Design Conv, start of the top module:
module Conv(
  clk,
  rst_n,
  image_valid,
  filter_valid,
  in_data,
  out_valid,
  out_data
);
Size in the first run: roughly 640 flip-flops, ~17 I/O pins, about 37,000 um^2 of cells after synthesis.
clock: 3.13 ns
lec_check: 0
cap_margin: 20
core_margin: 2
core_utilization: 60
setup_slack_margin: 0.8
slew_margin: 20
run.sh (not shown) runs the stock make flow with config.mk's settings and CLKGATE_MAP_FILE=.
The first run aborted during global routing (5_1_grt).
Edit:
- ABC_AREA: not set -> 1
- CORE_UTILIZATION: 60 -> 35
- CTS_CLUSTER_DIAMETER: not set -> 374
- CTS_CLUSTER_SIZE: not set -> 16
- GPL_ROUTABILITY_DRIVEN: not set -> 0
- GPL_TIMING_DRIVEN: not set -> 0
- MAX_ROUTING_LAYER: not set -> met5
- PLACE_DENSITY_LB_ADDON: not set -> 0.02
- SETUP_SLACK_MARGIN: 0.8 -> 1.2
- TNS_END_PERCENT: not set -> 65
- clock period: 3.13 -> 8.77 ns (I/O delays scaled with it)
Effect: This time the run completed with no timing, DRC or antenna violations; die area came out higher by 69%; area after synthesis came out lower by 0.48%; synthesized cell count came out higher by 37%.
Edit:
- ABC_AREA: 1 -> 0
- CELL_PAD_IN_SITES_GLOBAL_PLACEMENT: not set -> 2
- CORE_ASPECT_RATIO: not set -> 0.65
- CORE_UTILIZATION: 35 -> 19
- CTS_CLUSTER_DIAMETER: 374 -> not set
- CTS_CLUSTER_SIZE: 16 -> not set
- GPL_TIMING_DRIVEN: 0 -> not set
- MAX_ROUTING_LAYER: met5 -> not set
- PLACE_DENSITY_LB_ADDON: 0.02 -> 0.2
- SETUP_SLACK_MARGIN: 1.2 -> not set
- clock period: 8.77 -> 5.6 ns (I/O delays scaled with it)
What happened: Via count fell by 3.4%; clock-buffer cell count climbs by 13; cell count went up by 1.9%; setup slack gets worse by 3.1 ns; first-iteration DRC count rose by 6.7%; non-clock buffer count goes up by 17.
Edit:
- ABC_AREA: 0 -> not set
- CELL_PAD_IN_SITES_GLOBAL_PLACEMENT: 2 -> not set
- CORE_ASPECT_RATIO: 0.65 -> not set
- CORE_UTILIZATION: 19 -> 56
- CTS_CLUSTER_SIZE: not set -> 30
- GPL_ROUTABILITY_DRIVEN: 0 -> not set
- PLACE_DENSITY_LB_ADDON: 0.2 -> not set
- SETUP_SLACK_MARGIN: not set -> 1.07
- TNS_END_PERCENT: 65 -> not set
- clock period: 5.6 -> 4.07 ns (I/O delays scaled with it)
Now the flow finished but failed the layout checks on setup timing; design area increases by about 9%; critical path depth stays the same; clock power went up by about 20%; clock skew went down by 0.029 ns; worst setup slack loses 1.4 ns; cell count decreases by about 24%; synthesized area does not change; global-route usage rises by 26 points.

========
Starting RTL as in the previous note.
clock: 5.63 ns
lec_check: 0
cap_margin: 20
core_margin: 2
core_utilization: 40
setup_slack_margin: 0.12
slew_margin: 20
The baseline passed the timing, DRC and antenna checks.
Edit:
- ABC_AREA: default -> 1
- CORE_UTILIZATION: 40 -> 62
- SETUP_SLACK_MARGIN: 0.12 -> default
- clock period: 5.63 -> 5.17 ns (I/O delays scaled with it)
This time the run ran to the end with violations: setup timing; via count came out higher by 1.8%; global-route usage came out higher by 2.3 points; synthesized cell count came out higher by 37%; total power came out higher by 13%; critical path depth came out higher by 4; worst setup slack loses 0.34 ns; sequential cell count is unchanged; wire length came out lower by 32%; sequential share of layout area came out higher by 0.53 points; combinational power came out higher by 43%; non-clock buffer count came out lower by 31.

========
== the previous run ==
Conv again, from the RTL that the note above started with.
clock: 3.99 ns
lec_check: 0
cap_margin: 20
core_margin: 2
core_utilization: 66
cts_cluster_diameter: 356
cts_cluster_size: 25
setup_slack_margin: -0.4
slew_margin: 20
The previous run never completed, since it errored out during 5_1_grt.
## Diff of input files: the current run against the previous run
# the previous run
export LEC_CHECK = 0
export CAP_MARGIN = 20
export CORE_MARGIN = 2
export CORE_UTILIZATION = 66
export CTS_CLUSTER_DIAMETER = 356
export CTS_CLUSTER_SIZE = 25
export SETUP_SLACK_MARGIN = -0.4
export SLEW_MARGIN = 20
create_clock -name core_clock -period 3.99 [get_ports {clk}]
# the current run
export LEC_CHECK = 0
export ABC_AREA = 1
export CAP_MARGIN = 5
export CORE_MARGIN = 2
export CORE_UTILIZATION = 40
export CTS_CLUSTER_SIZE = 77
export SLEW_MARGIN = 20
create_clock -name core_clock -period 6.0 [get_ports {clk}]
## What came out
The current run completed end to end with timing, DRC and antenna clean. Flow for the previous run halted at 5_1_grt, error code ODB-0269. Yosys stat chip area ended up 180 um2 lower on the current run than on the previous run. Summary: with the previous run as the reference, placed wire-length estimate in the current run moved down by more than a quarter. Going from the previous run to the current run, post-synthesis cell area shrank slightly. Re die size: the previous run was lower than the current run.
Power is estimated from default activity; no workload was simulated.
